Design mac_demo, start of the top module:
module mac_demo(input    clk, 
           input    reset, 
           input    ena,
   	   input    signed [16-1 : 0] k,
           input    signed [16-1 : 0] x,   
           output   signed [2 * 16 - 1 : 0] acc_out
          ) ;
           wire     signed [2 * 16 - 1 : 0] p ;
           wire     signed [2 * 16 - 1 : 0] acc_in ;
   multiplier  #(.width(16)) mult_0(.multiplicand(k),
                                          .multiplier(x),
                       			  .product(p)
                			  ) ;
   adder     #(.width(2*16)) add_0(.a(p),
                			 .b(acc_out),
                			 .sum(acc_in)
               				) ;
   accumulator  #(.width(2*16))  acc_0(.clk(clk),
                   			     .reset(reset),
                   			     .ena(ena),
                   			     .acc_in(acc_in),
                   			     .acc_out(acc_out)
                   			) ;
endmodule
For scale: ~1700 cells after synthesis, roughly 67 I/O pins, ~0.013 sq mm of cells after synthesis.
clock: 4.46 ns
lec_check: 0
abc_area: 1
cap_margin: 20
core_aspect_ratio: 1.46
core_margin: 2
core_utilization: 72
cts_cluster_diameter: 359
cts_cluster_size: 99
place_density: 0.37
setup_slack_margin: -0.34
slew_margin: 20
tns_end_percent: 5
run.sh (not shown) runs the stock make flow with config.mk's settings and CLKGATE_MAP_FILE=.
The baseline aborted during 5_1_grt.
Rerun with:
Settings changed: ABC_AREA 1 to not set, CORE_ASPECT_RATIO 1.46 to not set, CORE_UTILIZATION 72 to 43, CTS_CLUSTER_DIAMETER 359 to not set, CTS_CLUSTER_SIZE 99 to not set, PLACE_DENSITY 0.37 to not set, SETUP_SLACK_MARGIN -0.34 to not set, TNS_END_PERCENT 5 to not set.
Clock period 4.46 ns to 4.18 ns, I/O delays scaled along.
- The new run completed and failed the layout checks on negative setup slack
- die size climbs by 55%
- area after synthesis shrinks by about 6.4%
- synthesized cell count falls by about 23%
Rerun with:
Settings changed: CORE_UTILIZATION 43 to 68, CTS_CLUSTER_SIZE set to 95, PLACE_DENSITY set to 0.36.
Clock period 4.18 ns to 5.93 ns, I/O delays scaled along.
=> The changed run finished but failed the layout checks on negative setup slack. Register-to-register slack is better by 1.4 ns. Core utilization goes up by 30 points. Hold slack got worse by 0.0078 ns. Sequential share of layout area increases by 0.24 points. Critical path depth shrinks by 5. Cell area is lower by 5.8%.
Rerun with:
Settings changed: CORE_UTILIZATION 68 to 40, CTS_CLUSTER_SIZE 95 to not set, PLACE_DENSITY 0.36 to not set.
Clock period 5.93 ns to 7.0 ns, I/O delays scaled along.
- With this change the flow finished with timing, DRC and antenna clean
- design area fell by 3.7%
- non-clock buffer count drops by 34
- routed wire length drops by about 13%
- via count fell by about 9%
- worst setup slack is better by 0.84 ns
- global-route usage fell by 15 points
- synthesized cell count does not change
- utilization shrinks by 39 points
- sequential cell count stays the same
Rerun with:
Settings changed: CORE_UTILIZATION 40 to 46.
Clock period 7.0 ns to 6.89 ns, I/O delays scaled along.
With this change the flow reached the layout checks and failed them: negative setup slack.
Setup slack loses 0.16 ns.
Non-clock buffer count increases by 18.
Clock-buffer cell count decreases by 1.
Die area decreases by roughly a tenth.
Critical path depth increases by 1.
Design area increases slightly.
Cell count decreases by a few percent.
Utilization increases by 8.0 points.

mac_demo again, from the RTL that the note above started with.
clock: 6.3 ns
lec_check: 0
abc_area: 1
cap_margin: 20
core_margin: 2
core_utilization: 67
cts_cluster_diameter: 268
cts_cluster_size: 95
place_density: 0.4
setup_slack_margin: 1.25
slew_margin: 20
tns_end_percent: 10
The starting point stopped in 5_1_grt, error ODB-0269.
Edit:
Settings changed: ABC_AREA 1 to not set, CORE_UTILIZATION 67 to 40, CTS_CLUSTER_DIAMETER 268 to not set, CTS_CLUSTER_SIZE 95 to not set, PLACE_DENSITY 0.4 to not set, SETUP_SLACK_MARGIN 1.25 to not set, TNS_END_PERCENT 10 to not set.
Clock period 6.3 ns to 6.89 ns, I/O delays scaled along.
- With this change the flow passed the timing, design-rule and antenna checks
- area after synthesis drops by about 6.4%
- die area climbs by about 55%
- synthesized cell count drops by about 23%

The RTL this note starts from:
==> flow/design.v <==
module multiplier  #(parameter width = 16)
   ( input    signed  [width-1 : 0] multiplicand,
     input    signed  [width-1 : 0] multiplier,   
     output   signed  [2 * width - 1 : 0] product
   ) ;
   assign  product = multiplicand * multiplier ;
endmodule
module  adder  #(parameter width = 32)  
		( input   signed [width-1 : 0] a ,
		  input   signed [width-1 : 0] b , 
		  output  signed [width-1 : 0] sum
		) ;
    assign   sum = a + b ;
endmodule
module accumulator #(parameter width = 32) 
	(input    clk,
     	 input    ena,
         input    reset,
         input	  signed [width - 1 : 0] acc_in,
   	 output   reg signed [width - 1 : 0] acc_out
	) ;
   always @(posedge clk) begin
      if (reset)  acc_out <= 0 ;
      else if (ena) acc_out <= acc_in ;
   end
endmodule
module mac_demo(input    clk, 
           input    reset, 
           input    ena,
   	   input    signed [16-1 : 0] k,
           input    signed [16-1 : 0] x,   
           output   signed [2 * 16 - 1 : 0] acc_out
          ) ;
           wire     signed [2 * 16 - 1 : 0] p ;
           wire     signed [2 * 16 - 1 : 0] acc_in ;
   multiplier  #(.width(16)) mult_0(.multiplicand(k),
                                          .multiplier(x),
                       			  .product(p)
                			  ) ;
   adder     #(.width(2*16)) add_0(.a(p),
                			 .b(acc_out),
                			 .sum(acc_in)
               				) ;
   accumulator  #(.width(2*16))  acc_0(.clk(clk),
                   			     .reset(reset),
                   			     .ena(ena),
                   			     .acc_in(acc_in),
                   			     .acc_out(acc_out)
                   			) ;
endmodule
make LEC_CHECK=0 CAP_MARGIN=20 CORE_MARGIN=2 CORE_UTILIZATION=68 CTS_CLUSTER_DIAMETER=42 CTS_CLUSTER_SIZE=79 HOLD_SLACK_MARGIN=0.27 SETUP_SLACK_MARGIN=1.02 SLEW_MARGIN=20 TNS_END_PERCENT=40 finish   # period 3.9 ns
The starting point reached the layout checks and failed them: setup timing.
Edit:
CTS_CLUSTER_SIZE = default   (was 79)
HOLD_SLACK_MARGIN = default   (was 0.27)
SETUP_SLACK_MARGIN = default   (was 1.02)
TNS_END_PERCENT = default   (was 40)
clock period = 6.45 ns   (was 3.9 ns; I/O delays follow)
What happened:
- The changed run ran to the end with violations: setup timing
- synthesized cell count does not change
- critical path depth shrinks by 1
- design area drops by about 1.7%

== build 24 ==
// mac_demo: RTL as listed in full above, without the edits since
Settings: LEC_CHECK=0, ABC_AREA=0, CAP_MARGIN=15, CELL_PAD_IN_SITES_DETAIL_PLACEMENT=1, CELL_PAD_IN_SITES_GLOBAL_PLACEMENT=1, CORE_ASPECT_RATIO=1.03, CORE_MARGIN=3, CORE_UTILIZATION=40, CTS_CLUSTER_DIAMETER=141, CTS_CLUSTER_SIZE=18, GPL_ROUTABILITY_DRIVEN=0, GPL_TIMING_DRIVEN=0, MIN_ROUTING_LAYER=met2, SETUP_SLACK_MARGIN=0.59, SLEW_MARGIN=25; clock period 4.82 ns.
Final checks on build 24, whose flow otherwise completed, came back failing, citing negative setup slack.
Input-level comparison between build 69 and build 24:
- clearing SETUP_SLACK_MARGIN, which used to be 0.59
- clearing CTS_CLUSTER_DIAMETER, which used to be 141
- swapping 25 for 35 in SLEW_MARGIN
- swapping 0 for 1 in ABC_AREA
Results
The flow for build 69 finished, though final verification flagged negative setup slack.
First-pass GRT wire length: build 69 vs build 24 up 10000 µm
Post-synthesis sequential area ratio (build 69 over build 24): decrease, 0.34 points
Fmax (build 69 vs. build 24) increases by a little under 10%
Min slack of the worst reg-to-reg path across build 24 and build 69: build 24
Relative to build 24, setup slack has gone up in build 69.
Build 24 reports its timing endpoint of the critical path as acc_0.acc_out[28] while build 69 reports acc_0.acc_out[21].
The following lists how build 67 was set up differently from build 69:
- a deleted ABC_AREA that had been 1
- a change of CAP_MARGIN from 15 to 20
- a deleted CTS_CLUSTER_SIZE that had been 18
- an added SETUP_SLACK_MARGIN of -0.19
- a deleted CELL_PAD_IN_SITES_GLOBAL_PLACEMENT that had been 1
- an added MAX_ROUTING_LAYER of met4
- a change of CORE_MARGIN from 3 to 2
- an added PLACE_DENSITY_LB_ADDON of 0.22
- a deleted CELL_PAD_IN_SITES_DETAIL_PLACEMENT that had been 1
- a change of CORE_UTILIZATION from 40 to 39
- a deleted MIN_ROUTING_LAYER that had been met2
- a change of CORE_ASPECT_RATIO from 1.03 to 0.54
- a change of the clock period (ns, I/O delays scaled along) from 4.82 to 6.16
Results
Status build 67: flow complete, layout not clean - negative setup slack. Cmp build 67 vs build 69: first-pass GRT wire length lower in build 67. Comparing critical path depth in cells for build 67 and build 69, the bigger number came from build 67. In the tables for build 67 and build 69, area after synthesis reads lower with build 67. Looking only at fraction of the yosys area taken by sequential cells, and setting everything else aside, the lower value of build 67 and build 69 goes to build 69. Diff build 69 -> build 67 | simple-gate share of the synthesized area | decrease of 3.0 points. Delta (build 67 minus build 69): global-route usage went down; number of logic gates went down; number of instances in the synthesized netlist went down; critical path arrival went up.
Setup changes, build 67 to build 13
- CORE_UTILIZATION changed from 39 to 72
- CORE_ASPECT_RATIO changed from 0.54 to 1.07
- CAP_MARGIN changed from 20 to 0
- PLACE_DENSITY_LB_ADDON removed (was 0.22)
- CTS_CLUSTER_DIAMETER newly set to 361
- SETUP_SLACK_MARGIN removed (was -0.19)
- GPL_TIMING_DRIVEN changed from 0 to 1
==> comparison <==
Build 13 completed end to end; final checks failed (negative setup slack).
Compared with build 67, in build 13 global router's overall resource usage now larger, accumulated negative setup slack now smaller, global-route wire length before repair now smaller, fraction of the cycle the final worst path needs now larger.
Per the comparison of build 13 with build 67, count of instances resized after the clock tree is built shows a reduction of 124.
The cell area after layout reported for build 13 is greater than that of build 67 by 2.0%.
The most used routing layer in global routing comes out met2 in one run and met1 in the other, namely in build 13 and build 67 respectively.

// mac_demo: RTL as listed in full above, without the edits since
export LEC_CHECK = 0
export CAP_MARGIN = 20
export CORE_MARGIN = 2
export CORE_UTILIZATION = 72
export CTS_CLUSTER_SIZE = 79
export HOLD_SLACK_MARGIN = -0.09
export PLACE_DENSITY_LB_ADDON = 0.29
export SLEW_MARGIN = 20
export TNS_END_PERCENT = 5
create_clock -name core_clock -period 6.52 [get_ports {clk}]
The first run finished with setup timing left.
Rerun with:
==> flow/config.mk (replaced) <==
export PLATFORM = sky130hd
export DESIGN_NAME = mac_demo
export DESIGN_NICKNAME = mac_demo
export VERILOG_FILES = /design/flow/design.v
export SDC_FILE = /design/flow/constraint.sdc
export NUM_CORES = 4
export LEC_CHECK = 0
export CAP_MARGIN = 20
export CORE_MARGIN = 9
export CORE_UTILIZATION = 63
export SLEW_MARGIN = 20
export TNS_END_PERCENT = 5
==> flow/constraint.sdc (replaced) <==
create_clock -name core_clock -period 7.0 [get_ports {clk}]
set_input_delay 1.4000 -clock core_clock [delete_from_list [all_inputs] [get_ports {clk}]]
set_output_delay 1.4000 -clock core_clock [all_outputs]
set_load 0.01 [all_outputs]
Now the flow ran to the end with no violations.
Non-clock buffer count decreases by 8.
Via count decreases by about a fifth.
Core utilization decreases by 12 points.
Sequential share of layout area stays flat.
Rerun with:
--- a/flow/config.mk
+++ b/flow/config.mk
@@ -6,7 +6,10 @@
 export NUM_CORES = 4
 export LEC_CHECK = 0
+export ABC_AREA = 1
 export CAP_MARGIN = 20
 export CORE_MARGIN = 9
 export CORE_UTILIZATION = 63
+export CTS_CLUSTER_DIAMETER = 268
+export PLACE_DENSITY = 0.89
 export SLEW_MARGIN = 20
 export TNS_END_PERCENT = 5
Register-to-register slack gets better by 0.46 ns.
Wire length increases by 19%.
Die area increases by 6.0%.
Design area went up by 0.75%.
Synthesized cell count is higher by 29%.
Rerun with:
==> flow/config.mk (replaced) <==
export PLATFORM = sky130hd
export DESIGN_NAME = mac_demo
export DESIGN_NICKNAME = mac_demo
export VERILOG_FILES = /design/flow/design.v
export SDC_FILE = /design/flow/constraint.sdc
export NUM_CORES = 4
export LEC_CHECK = 0
export CAP_MARGIN = 20
export CORE_ASPECT_RATIO = 1.03
export CORE_MARGIN = 2
export CORE_UTILIZATION = 40
export GPL_TIMING_DRIVEN = 0
export SLEW_MARGIN = 20
Clock-buffer cell count decreases by 3. Worst setup slack gets worse by 0.015 ns. Utilization decreases by 26 points. Wire length decreases by 10%.
Rerun with:
--- a/flow/config.mk
+++ b/flow/config.mk
@@ -6,8 +6,15 @@
 export NUM_CORES = 4
 export LEC_CHECK = 0
-export CAP_MARGIN = 20
-export CORE_ASPECT_RATIO = 1.03
+export ABC_AREA = 1
+export CAP_MARGIN = 15
+export CELL_PAD_IN_SITES_DETAIL_PLACEMENT = 1
+export CELL_PAD_IN_SITES_GLOBAL_PLACEMENT = 2
+export CORE_ASPECT_RATIO = 0.86
 export CORE_MARGIN = 2
 export CORE_UTILIZATION = 40
-export GPL_TIMING_DRIVEN = 0
+export CTS_CLUSTER_DIAMETER = 289
+export CTS_CLUSTER_SIZE = 31
+export MAX_ROUTING_LAYER = met4
+export PLACE_DENSITY_LB_ADDON = 0.1
+export SETUP_SLACK_MARGIN = 1.95
 export SLEW_MARGIN = 20
Outcome: The new run went through all stages and came out clean. Setup slack improves by 0.42 ns. Design area increases by 28%. Via count increases by 27%. Non-clock buffer count increases by 169. Maximum frequency increases by 6.5%. Clock-buffer cell count increases by 1. Synthesized cell count increases by 29%. Routed wire length increases by 50%. Global-route usage increases by 9.8 points.
Rerun with:
==> flow/config.mk (replaced) <==
export PLATFORM = sky130hd
export DESIGN_NAME = mac_demo
export DESIGN_NICKNAME = mac_demo
export VERILOG_FILES = /design/flow/design.v
export SDC_FILE = /design/flow/constraint.sdc
export NUM_CORES = 4
export LEC_CHECK = 0
export CAP_MARGIN = 20
export CORE_MARGIN = 2
export CORE_UTILIZATION = 69
export CTS_CLUSTER_SIZE = 28
export SLEW_MARGIN = 20
==> flow/constraint.sdc (replaced) <==
create_clock -name core_clock -period 4.52 [get_ports {clk}]
set_input_delay 0.9040 -clock core_clock [delete_from_list [all_inputs] [get_ports {clk}]]
set_output_delay 0.9040 -clock core_clock [all_outputs]
set_load 0.01 [all_outputs]
What happened:
- With this change the flow aborted during global routing
- synthesized area fell by about 6.4%
- synthesized cell count fell by about 23%
- die area fell by about 45%

Starts from the design.v that is shown in full above.
Settings: LEC_CHECK=0, CAP_MARGIN=20, CORE_ASPECT_RATIO=0.54, CORE_MARGIN=2, CORE_UTILIZATION=58, GPL_ROUTABILITY_DRIVEN=0, GPL_TIMING_DRIVEN=1, MAX_ROUTING_LAYER=met4, PLACE_DENSITY_LB_ADDON=0.22, SETUP_SLACK_MARGIN=-0.19, SLEW_MARGIN=35, TNS_END_PERCENT=40; clock period 6.16 ns.
The starting point reached the layout checks and failed them: negative setup slack.
Then changed:
- CORE_UTILIZATION: 58 -> 39
- CTS_CLUSTER_DIAMETER: default -> 257
- CTS_CLUSTER_SIZE: default -> 87
- GPL_TIMING_DRIVEN: 1 -> 0
The new run finished but fails on negative setup slack.
Area after synthesis does not change.
Clock skew barely changes.
Count of clock-buffer cells in the layout rises by 1.
Via count falls by 6.1%.
First-iteration DRC count falls by 8.7%.
Then changed:
- CORE_ASPECT_RATIO: 0.54 -> 1.01
- CORE_UTILIZATION: 39 -> 56
- CTS_CLUSTER_DIAMETER: 257 -> default
- CTS_CLUSTER_SIZE: 87 -> default
The changed run produced a layout that fails on negative setup slack.
Routed wire length drops by 11%.
Register-to-register slack is better by 0.05 ns.
Synthesized area stays the same.
Via count climbs by 5.0%.
Die area drops by 30%.
Worst setup slack is better by 0.048 ns.
Core utilization climbs by 23 points.
Then changed:
- CORE_ASPECT_RATIO: 1.01 -> 0.54
- CORE_UTILIZATION: 56 -> 39
- CTS_CLUSTER_DIAMETER: default -> 265
- CTS_CLUSTER_SIZE: default -> 87
=> The new run finished but failed the layout checks on negative setup slack. Final cell count increases by a few percent. Worst setup slack degrades by 0.048 ns. Sequential share of layout area hardly moves.
